// Top_FFT
module Top_FFT #(
    parameter   INTEGER_SIZE = 4,
                FRACT_SIZE = 14,
                NFFT = 64
) (
    input       wire                                             clk, rst,
    input       wire                                             start_FFT,
    input       wire    signed  [INTEGER_SIZE+FRACT_SIZE-1:0]    serial_in_r, serial_in_i,
    output      wire    signed  [INTEGER_SIZE+FRACT_SIZE-1:0]    serial_out_r, serial_out_i,
    output      wire                                             end_FFT, data_valid_FFT
);
localparam DATA_WIDTH = INTEGER_SIZE+FRACT_SIZE ;
wire    [$clog2(NFFT)-1:0]        start_stages;
wire    [DATA_WIDTH-1:0]        stage2_in_r, stage2_in_i;
wire    [DATA_WIDTH-1:0]        stage3_in_r, stage3_in_i;
wire    [DATA_WIDTH-1:0]        stage4_in_r, stage4_in_i;
wire    [DATA_WIDTH-1:0]        stage5_in_r, stage5_in_i;
wire    [DATA_WIDTH-1:0]        stage6_in_r, stage6_in_i;
wire    [DATA_WIDTH-1:0]        stage7_in_r, stage7_in_i;
FFT_1st_stage #(.INTEGER_SIZE(INTEGER_SIZE), .FRACT_SIZE(FRACT_SIZE), .STAGE_NO(1), .NFFT(NFFT)) ST1 (
    .clk(clk),
    .rst(rst),
    .start_conv(start_stages[0]),
    .serial_in_r(serial_in_r),
    .serial_in_i(serial_in_i),
    .serial_out_r(stage2_in_r),
  ...
export LEC_CHECK = 0
export CAP_MARGIN = 20
export CORE_MARGIN = 2
export CORE_UTILIZATION = 70
export CTS_CLUSTER_DIAMETER = 227
export CTS_CLUSTER_SIZE = 14
export PLACE_DENSITY = 0.6
export SLEW_MARGIN = 20
create_clock -name core_clock -period 6.88 [get_ports {clk}]
run.sh (not shown) runs the stock make flow with config.mk's settings and CLKGATE_MAP_FILE=.
The baseline completed, yet does not pass: setup timing.
Next try:
Settings changed: ABC_AREA set to 1, CORE_ASPECT_RATIO set to 0.5, CTS_CLUSTER_SIZE 14 to not set.
Clock period 6.88 ns to 6.92 ns, I/O delays scaled along.
=> The changed run failed in 5_1_grt (GRT-0116); synthesized area grows by 3.9%; die area grows by 4.0%; synthesized cell count grows by 19%.
Next try:
Settings changed: ABC_AREA 1 to not set, CORE_ASPECT_RATIO 0.5 to not set, CORE_UTILIZATION 70 to 64, CTS_CLUSTER_DIAMETER 227 to not set.
Clock period 6.92 ns to 12.6 ns, I/O delays scaled along.
What happened:
- The new run went through all stages and came out clean
- die size rose by 5.1%
- synthesized cell count came out lower by 16%
- area after synthesis goes down by about 4%
Next try:
Settings changed: CORE_UTILIZATION 64 to 65, TNS_END_PERCENT set to 5.
Clock period 12.6 ns to 5.64 ns, I/O delays scaled along.
With this change the flow finished but fails on setup timing.
Sequential cell count does not change.
Utilization is higher by 6.6 points.
Via count rises by 9.0%.
Routed wire length came out higher by 13%.
Sequential share of layout area fell by 2.7 points.
Worst setup slack gets worse by 5.0 ns.
Next try:
Settings changed: CORE_UTILIZATION 65 to 71, CTS_CLUSTER_SIZE set to 32, TNS_END_PERCENT 5 to not set.
Clock period 5.64 ns to 6.52 ns, I/O delays scaled along.
=> The changed run died in 3_5_place_dp (DPL-0033); synthesized cell count stays the same; synthesized area is unchanged; die size decreases by 8.4%.
Next try:
Settings changed: CORE_UTILIZATION 71 to 70, CTS_CLUSTER_SIZE 32 to 37.
Clock period 6.52 ns to 8.76 ns, I/O delays scaled along.
What happened: The changed run finished with antenna rules left; die area went up by 1.4%; synthesized cell count does not change; synthesized area stays the same.

========
Starting RTL as in the previous note.
## Top_FFT
module Top_FFT #(
    parameter   INTEGER_SIZE = 4,
                FRACT_SIZE = 14,
                NFFT = 64
) (
    input       wire                                             clk, rst,
    input       wire                                             start_FFT,
    input       wire    signed  [INTEGER_SIZE+FRACT_SIZE-1:0]    serial_in_r, serial_in_i,
    output      wire    signed  [INTEGER_SIZE+FRACT_SIZE-1:0]    serial_out_r, serial_out_i,
    output      wire                                             end_FFT, data_valid_FFT
);
localparam DATA_WIDTH = INTEGER_SIZE+FRACT_SIZE ;
wire    [$clog2(NFFT)-1:0]        start_stages;
wire    [DATA_WIDTH-1:0]        stage2_in_r, stage2_in_i;
wire    [DATA_WIDTH-1:0]        stage3_in_r, stage3_in_i;
wire    [DATA_WIDTH-1:0]        stage4_in_r, stage4_in_i;
wire    [DATA_WIDTH-1:0]        stage5_in_r, stage5_in_i;
wire    [DATA_WIDTH-1:0]        stage6_in_r, stage6_in_i;
wire    [DATA_WIDTH-1:0]        stage7_in_r, stage7_in_i;
FFT_1st_stage #(.INTEGER_SIZE(INTEGER_SIZE), .FRACT_SIZE(FRACT_SIZE), .STAGE_NO(1), .NFFT(NFFT)) ST1 (
    .clk(clk),
    .rst(rst),
    .start_conv(start_stages[0]),
    .serial_in_r(serial_in_r),
    .serial_in_i(serial_in_i),
    .serial_out_r(stage2_in_r),
    .serial_out_i(stage2_in_i)
);
FFT_2nd_stage #(.INTEGER_SIZE(INTEGER_SIZE), .FRACT_SIZE(FRACT_SIZE), .STAGE_NO(2), .NFFT(NFFT)) ST2 (
    .clk(clk),
    .rst(rst),
    .start_conv(start_stages[1]),
    .serial_in_r(stage2_in_r),
    .serial_in_i(stage2_in_i),
    .serial_out_r(stage3_in_r),
    .serial_out_i(stage3_in_i)
);
  ...
make LEC_CHECK=0 ABC_AREA=1 CAP_MARGIN=5 CORE_MARGIN=2 CORE_UTILIZATION=70 CTS_CLUSTER_DIAMETER=72 CTS_CLUSTER_SIZE=54 GPL_ROUTABILITY_DRIVEN=1 PLACE_DENSITY_LB_ADDON=0.01 SETUP_SLACK_MARGIN=1.76 SLEW_MARGIN=20 TNS_END_PERCENT=75 finish   # period 5.96 ns
The first run did not get past global routing (5_1_grt).
Change:
Settings changed: ABC_AREA 1 to default, CAP_MARGIN 5 to 20, CTS_CLUSTER_DIAMETER 72 to default, CTS_CLUSTER_SIZE 54 to default, GPL_ROUTABILITY_DRIVEN 1 to default, PLACE_DENSITY from default to 0.6, PLACE_DENSITY_LB_ADDON 0.01 to default, SETUP_SLACK_MARGIN 1.76 to default, TNS_END_PERCENT 75 to default.
Clock period 5.96 ns to 8.97 ns, I/O delays scaled along.
Outcome: The new run completed with no timing, DRC or antenna violations. Die size fell by 3.7%. Synthesized area shrinks by about 4%. Synthesized cell count is lower by about 16%.
Change:
Settings changed: CORE_UTILIZATION 70 to 28.
Clock period 8.97 ns to 19.1 ns, I/O delays scaled along.
The new run produced a clean layout.
Non-clock buffer count goes down by 192.
Flip-flop count stays the same.
Via count goes down by a few percent.
Clock-buffer cell count goes down by 31.
Change:
Settings changed: CORE_UTILIZATION 28 to 72, TNS_END_PERCENT from default to 5.
Clock period 19.1 ns to 8.03 ns, I/O delays scaled along.
The new run stopped in global routing (5_1_grt).
Synthesized cell count stays the same.
Synthesized area stays the same.
Die size decreases by 61%.

========
Top_FFT again, from the RTL that the note above started with.
make LEC_CHECK=0 ABC_AREA=1 CAP_MARGIN=15 CELL_PAD_IN_SITES_DETAIL_PLACEMENT=2 CORE_MARGIN=2 CORE_UTILIZATION=36 CTS_CLUSTER_DIAMETER=182 CTS_CLUSTER_SIZE=15 GPL_ROUTABILITY_DRIVEN=0 GPL_TIMING_DRIVEN=0 PLACE_DENSITY_LB_ADDON=0.08 SETUP_SLACK_MARGIN=-0.31 SLEW_MARGIN=20 TNS_END_PERCENT=70 finish   # period 8.4 ns
The baseline finished but failed the layout checks on setup timing.
Then changed:
Settings changed: ABC_AREA 1 to not set, CAP_MARGIN 15 to 20, CELL_PAD_IN_SITES_DETAIL_PLACEMENT 2 to not set, CORE_UTILIZATION 36 to 40, CTS_CLUSTER_DIAMETER 182 to not set, CTS_CLUSTER_SIZE 15 to not set, GPL_ROUTABILITY_DRIVEN 0 to not set, GPL_TIMING_DRIVEN 0 to not set, PLACE_DENSITY set to 0.6, PLACE_DENSITY_LB_ADDON 0.08 to not set, SETUP_SLACK_MARGIN -0.31 to not set, TNS_END_PERCENT 70 to not set.
Clock period 8.4 ns to 12.0 ns, I/O delays scaled along.
=>
- This time the run finished clean
- power goes down by about 24%
- synthesized cell count fell by 16%
- synthesized area drops by 3.8%
- via count goes down by about 20%
- hold slack loses 0.015 ns
- sequential share of layout area grows by 1.2 points
- setup slack improves by 1.6 ns
- wire length shrinks by 34%
- non-clock buffer count goes down by 320
- cell count fell by 16%
- sequential cell count stays the same
Then changed:
Settings changed: ABC_AREA set to 0, CELL_PAD_IN_SITES_DETAIL_PLACEMENT set to 1, CELL_PAD_IN_SITES_GLOBAL_PLACEMENT set to 2, CORE_MARGIN 2 to 6, GPL_ROUTABILITY_DRIVEN set to 0, PLACE_DENSITY 0.6 to not set, TNS_END_PERCENT set to 15.
Effect: Worst setup slack is worse by 0.17 ns. Synthesized cell count stays the same. Clock-buffer cell count came out higher by 52. Sequential share of layout area goes down by 0.13 points. Design area rose slightly.
Then changed:
Settings changed: ABC_AREA 0 to 1, CELL_PAD_IN_SITES_DETAIL_PLACEMENT 1 to not set, CELL_PAD_IN_SITES_GLOBAL_PLACEMENT 2 to not set, CORE_ASPECT_RATIO set to 1.46, CORE_MARGIN 6 to 2, CORE_UTILIZATION 40 to 65, CTS_CLUSTER_DIAMETER set to 165, CTS_CLUSTER_SIZE set to 74, GPL_ROUTABILITY_DRIVEN 0 to not set, GPL_TIMING_DRIVEN set to 1, HOLD_SLACK_MARGIN set to 0.02, MAX_ROUTING_LAYER set to met4, MIN_ROUTING_LAYER set to met2, PLACE_DENSITY set to 0.6, SETUP_SLACK_MARGIN set to 1.15, TNS_END_PERCENT 15 to not set.
The new run stopped in 5_1_grt (GRT-0116).
Synthesized area increases by about 4%.
Synthesized cell count rises by about 19%.
Die size decreases by 37%.

========
== maple ==
Top_FFT again, from the RTL that the note above started with.
==> flow/design.v (excerpt) <==
module Top_FFT #(
    parameter   INTEGER_SIZE = 4,
                FRACT_SIZE = 14,
                NFFT = 64
) (
    input       wire                                             clk, rst,
    input       wire                                             start_FFT,
    input       wire    signed  [INTEGER_SIZE+FRACT_SIZE-1:0]    serial_in_r, serial_in_i,
    output      wire    signed  [INTEGER_SIZE+FRACT_SIZE-1:0]    serial_out_r, serial_out_i,
    output      wire                                             end_FFT, data_valid_FFT
);
make LEC_CHECK=0 ABC_AREA=1 CAP_MARGIN=20 CORE_MARGIN=2 CORE_UTILIZATION=67 CTS_CLUSTER_DIAMETER=28 CTS_CLUSTER_SIZE=77 PLACE_DENSITY=0.6 SETUP_SLACK_MARGIN=0.73 SLEW_MARGIN=20 finish   # period 6.92 ns
Flow for maple halted at global routing (5_1_grt), error code GRT-0116.
## Diff of input files: oak against maple
- CTS_CLUSTER_DIAMETER: 28 -> unset
- SETUP_SLACK_MARGIN: 0.73 -> unset
- CTS_CLUSTER_SIZE: 77 -> unset
- ABC_AREA: 1 -> unset
- CORE_UTILIZATION: 67 -> 15
- the clock period (ns, I/O delays scaled along): 6.92 -> 10.7
Results
[oak vs maple] post-cts sizing count: lower in oak. On oak: total number of placement rows is 110% higher than what maple gave. Going from maple to oak, vertical die size has increased; number of buffers created by CTS went down by 322; chip area estimate from yosys synthesis shows a reduction of 0.0081 sq mm; die outline area grew by 1.1 sq mm. Instance tally after logic synthesis: lower on oak. No stage failed in oak, and the final checks on the layout all came back clean. Compared with maple, oak shows xor and xnor fraction of the mapped netlist area higher by 1.1 points. oak against maple: number of H-tree levels saw a decrease; global placement routability congestion went down 13%.
Power and IR drop assume default switching activity.
